Setup of v18:
==> flow/design.v <==
module tpumac
 #(parameter BITS_AB=8,
   parameter BITS_C=16)
  (
   input clk, rst_n, WrEn, en,
   input signed [BITS_AB-1:0] Ain,
   input signed [BITS_AB-1:0] Bin,
   input signed [BITS_C-1:0] Cin,
   output reg signed [BITS_AB-1:0] Aout,
   output reg signed [BITS_AB-1:0] Bout,
   output reg signed [BITS_C-1:0] Cout
  );
  reg signed [BITS_C-1:0] Mult;
  reg [BITS_C-1:0] Adder, CMux;
  assign Mult = Ain * Bin;
  assign Adder = Mult + Cout;
  assign CMux = WrEn ? Cin : Adder;
  always@(posedge clk, negedge rst_n) begin
	if (!rst_n) begin
		Aout <= '0;
		Bout <= '0;
		Cout <= '0;
	end
	else if (en) begin
		Aout <= Ain;
		Bout <= Bin;
		Cout <= CMux;
	end
  end
endmodule
export LEC_CHECK = 0
export ABC_AREA = 1
export CAP_MARGIN = 20
export CORE_MARGIN = 2
export CORE_UTILIZATION = 58
export CTS_CLUSTER_DIAMETER = 398
export CTS_CLUSTER_SIZE = 73
export HOLD_SLACK_MARGIN = 0.29
export SETUP_SLACK_MARGIN = 0.59
export SLEW_MARGIN = 20
create_clock -name core_clock -period 2.91 [get_ports {clk}]
run.sh (not shown) runs the stock make flow with config.mk's settings and CLKGATE_MAP_FILE=.
[v18] flow finished | final checks: failed | reasons: setup timing
## Diff of input files: v42 against v18
diff --git a/flow/config.mk b/flow/config.mk
--- a/flow/config.mk
+++ b/flow/config.mk
@@ -11,5 +11,3 @@
-export CORE_UTILIZATION = 58
-export CTS_CLUSTER_DIAMETER = 398
-export CTS_CLUSTER_SIZE = 73
-export HOLD_SLACK_MARGIN = 0.29
-export SETUP_SLACK_MARGIN = 0.59
+export CORE_UTILIZATION = 72
+export CTS_CLUSTER_SIZE = 10
+export SETUP_SLACK_MARGIN = 0.5
==> flow/constraint.sdc <==
create_clock -name core_clock -period 1.79 [get_ports {clk}]
set_input_delay 0.3580 -clock core_clock [delete_from_list [all_inputs] [get_ports {clk}]]
set_output_delay 0.3580 -clock core_clock [all_outputs]
set_load 0.01 [all_outputs]
==> results <==
From v18 to v42 the numbers moved as follows: count of standard-cell rows went down about 13%; horizontal die size fell about 10%; routability congestion estimate increased about 5%. v42 reports a higher floorplan-stage core utilization than v18 does. From v18 to v42 the numbers moved as follows: chip area line of the yosys report now sits at about the same level; floorplan die area went down 19%. v42 never completed; the flow aborted with a tool error in 3_5_place_dp.
Changes in v32 relative to v42:
diff --git a/flow/config.mk b/flow/config.mk
--- a/flow/config.mk
+++ b/flow/config.mk
@@ -8 +7,0 @@
-export ABC_AREA = 1
@@ -12,2 +11,2 @@
-export CTS_CLUSTER_SIZE = 10
-export SETUP_SLACK_MARGIN = 0.5
+export PLACE_DENSITY_LB_ADDON = 0.24
+export SETUP_SLACK_MARGIN = -0.38
==> flow/constraint.sdc <==
create_clock -name core_clock -period 4.46 [get_ports {clk}]
set_input_delay 0.8920 -clock core_clock [delete_from_list [all_inputs] [get_ports {clk}]]
set_output_delay 0.8920 -clock core_clock [all_outputs]
set_load 0.01 [all_outputs]
### Flow results
FAIL v42 @ 3_5_place_dp: tool exited with error. Status(v32) = ERROR, stage = 4_1_cts. Die area | v32 < v42. | part of the Yosys area used for sequential elements | v32 vs v42 | 1.2 points higher |. Summary of v32 over v42: arithmetic-cell share of the synthesized area counting full adders, half adders and majority gates grew by 2.9 points, share of cell area taken by muxes after synthesis grew by 6.2 points, chip area estimate from yosys synthesis shrank by about 6.4%.
For v37, these inputs were changed with respect to v32:
diff --git a/flow/config.mk b/flow/config.mk
--- a/flow/config.mk
+++ b/flow/config.mk
@@ -10,3 +10,2 @@
-export CORE_UTILIZATION = 72
-export PLACE_DENSITY_LB_ADDON = 0.24
-export SETUP_SLACK_MARGIN = -0.38
+export CORE_UTILIZATION = 40
+export SETUP_SLACK_MARGIN = 0.62
==> flow/constraint.sdc <==
create_clock -name core_clock -period 5.09 [get_ports {clk}]
set_input_delay 1.0180 -clock core_clock [delete_from_list [all_inputs] [get_ports {clk}]]
set_output_delay 1.0180 -clock core_clock [all_outputs]
set_load 0.01 [all_outputs]
Diff v32 -> v37: simple logic cell fraction of the synthesized area did not really move; parity-gate share of the synthesized area counting xor and xnor cells did not really move; count of cell types in the netlist did not really move; worst slack at placement went up.
v37 finished all stages; the layout is clean.
STATUS die area: v37 loses against v32
Compared to v32, v37 has starting density of the core 34 points lower.
Against v32 as the reference, v37 delivers a higher row count.
v37 ended with less detailed placer's ending HPWL than v32.
Die outline width of v37 exceeds that of v32 by more than a quarter.
Relative to v37, the following input files were edited for v29:
diff --git a/flow/config.mk b/flow/config.mk
--- a/flow/config.mk
+++ b/flow/config.mk
@@ -9 +9 @@
-export CORE_MARGIN = 2
+export CORE_MARGIN = 10
@@ -11 +11 @@
-export SETUP_SLACK_MARGIN = 0.62
+export PLACE_DENSITY_LB_ADDON = 0.12
==> flow/constraint.sdc <==
create_clock -name core_clock -period 5.2 [get_ports {clk}]
set_input_delay 1.0400 -clock core_clock [delete_from_list [all_inputs] [get_ports {clk}]]
set_output_delay 1.0400 -clock core_clock [all_outputs]
set_load 0.01 [all_outputs]
==> results <==
- The standard cells in v29 occupy less silicon area than those in v37 do.
- Number of buffers created by CTS came out exactly the same in v29 and v37.
- v37 and v29 ended up with roughly the same count of buffers inserted at the top-level ports.
- Per the comparison of v29 with v37, overall chip area now sits higher, routed wire length went down by 2.0%, quantity of gates resized following cts fell by 74.
- In v29 the headroom to the max-slew limit turned out 3.8 points higher than in v37.
- Between v37 and v29, the flow reports final weighted congestion in routability-driven placement decreasing slightly.

* * *

## run 1
RTL: the design.v shown in full above, as it stands there.
==> flow/config.mk <==
export PLATFORM = sky130hd
export DESIGN_NAME = tpumac
export DESIGN_NICKNAME = tpumac
export VERILOG_FILES = /design/flow/design.v
export SDC_FILE = /design/flow/constraint.sdc
export NUM_CORES = 4
export LEC_CHECK = 0
export CAP_MARGIN = 0
export CORE_MARGIN = 2
export CORE_UTILIZATION = 70
export CTS_CLUSTER_DIAMETER = 379
export CTS_CLUSTER_SIZE = 31
export PLACE_DENSITY = 0.37
export SETUP_SLACK_MARGIN = -0.23
export SLEW_MARGIN = 20
==> flow/constraint.sdc <==
create_clock -name core_clock -period 3.11 [get_ports {clk}]
set_input_delay 0.6220 -clock core_clock [delete_from_list [all_inputs] [get_ports {clk}]]
set_output_delay 0.6220 -clock core_clock [all_outputs]
set_load 0.01 [all_outputs]
Run 1 failed in clock tree synthesis with DPL-0033.
> inputs changed (run 1 -> run 2)
# run 1
export LEC_CHECK = 0
export CAP_MARGIN = 0
export CORE_MARGIN = 2
export CORE_UTILIZATION = 70
export CTS_CLUSTER_DIAMETER = 379
export CTS_CLUSTER_SIZE = 31
export PLACE_DENSITY = 0.37
export SETUP_SLACK_MARGIN = -0.23
export SLEW_MARGIN = 20
create_clock -name core_clock -period 3.11 [get_ports {clk}]
# run 2
export LEC_CHECK = 0
export CAP_MARGIN = 0
export CORE_MARGIN = 2
export CORE_UTILIZATION = 70
export CTS_CLUSTER_DIAMETER = 27
export CTS_CLUSTER_SIZE = 37
export SLEW_MARGIN = 20
create_clock -name core_clock -period 5.2 [get_ports {clk}]
--- outcome ---
Run 2 completed end to end; final checks failed (setup timing).
Re count of boundary I/O pins: no difference whatsoever between run 2 and run 1.
Diff run 1..run 2 | async set-reset flop share out of synthesis | unchanged
Re total half-perimeter wirelength after legalization and detailed placement: run 1 was higher than run 2.
Taking run 1 as the reference, in run 2 post-placement worst setup slack went up by 1.60 ns, synthesized-area fraction occupied by adder cells about even.
Re height of the die: no difference whatsoever between run 1 and run 2.
Comparing run 2 against run 1, there is no change at all in overall chip area.
Sort run 2 and run 1 by placed standard-cell area, ascending, and run 2 comes first.
What run 3 does differently from run 2 at the input level:
# run 2
export LEC_CHECK = 0
export CAP_MARGIN = 0
export CORE_MARGIN = 2
export CORE_UTILIZATION = 70
export CTS_CLUSTER_DIAMETER = 27
export CTS_CLUSTER_SIZE = 37
export SLEW_MARGIN = 20
create_clock -name core_clock -period 5.2 [get_ports {clk}]
# run 3
export LEC_CHECK = 0
export ABC_AREA = 1
export CAP_MARGIN = 20
export CORE_MARGIN = 2
export CORE_UTILIZATION = 40
export GPL_ROUTABILITY_DRIVEN = 0
export SLEW_MARGIN = 20
export TNS_END_PERCENT = 65
create_clock -name core_clock -period 5.2 [get_ports {clk}]
--- outcome ---
- Taking run 2 as the reference, in run 3 clock-buffer cell count down 2, CTS clock-pin slew for the worst setup and hold paths neither gained nor lost much, final instance count without filler cells has increased, number of logic stages on the critical path including buffering rose by 1.
- Going from run 2 to run 3, routed length on met3 shrank by more than half.
- Normalized max-slew margin up 29 points in run 3 wrt run 2
- Run 2 → run 3: layout overhead on the synthesized area went down 2.3 points, synthesized cell count saw an increase, count of endpoints failing setup in the final report decreased by 8 relative to the old numbers.
- Run 3 went all the way through synthesis, placement and routing and the layout is clean on timing, DRC and antenna.
- Ain[5] as the startpoint of the most critical setup path was reported by run 2, and Ain[0] by run 3.

* * *

RTL: the design.v shown in full above, as it stands there.
make LEC_CHECK=0 CAP_MARGIN=20 CORE_MARGIN=2 CORE_UTILIZATION=40 PLACE_DENSITY_LB_ADDON=0.09 SETUP_SLACK_MARGIN=-0.24 SLEW_MARGIN=20 TNS_END_PERCENT=5 finish   # period 5.2 ns
The first run completed, yet does not pass: negative setup slack.
Edit:
Settings changed: CORE_UTILIZATION 40 to 65, CTS_CLUSTER_DIAMETER set to 27, PLACE_DENSITY_LB_ADDON 0.09 to unset, SETUP_SLACK_MARGIN -0.24 to unset, TNS_END_PERCENT 5 to unset.
Result: The changed run finished clean; non-clock buffer count is unchanged; core utilization came out higher by 33 points; fmax came out higher by 3.5%; critical path depth stays the same; die size came out lower by 37%; worst hold slack stays flat; cell area is about the same; synthesized area is unchanged; via count came out higher by 5.1%.
Edit:
Settings changed: CORE_UTILIZATION 65 to 72, CTS_CLUSTER_SIZE set to 25, PLACE_DENSITY_LB_ADDON set to 0.27.
=> The new run died in global routing (GRT-0116). Die area shrinks by roughly a tenth. Synthesized cell count is unchanged. Area after synthesis stays the same.
Edit:
Settings changed: CORE_UTILIZATION 72 to 62, CTS_CLUSTER_DIAMETER 27 to unset, CTS_CLUSTER_SIZE 25 to unset, PLACE_DENSITY_LB_ADDON 0.27 to 0.12, SETUP_SLACK_MARGIN set to -0.26.
Result:
- Now the flow completed and failed the layout checks on negative setup slack
- synthesized cell count is unchanged
- die area climbs by about a fifth
- synthesized area does not change
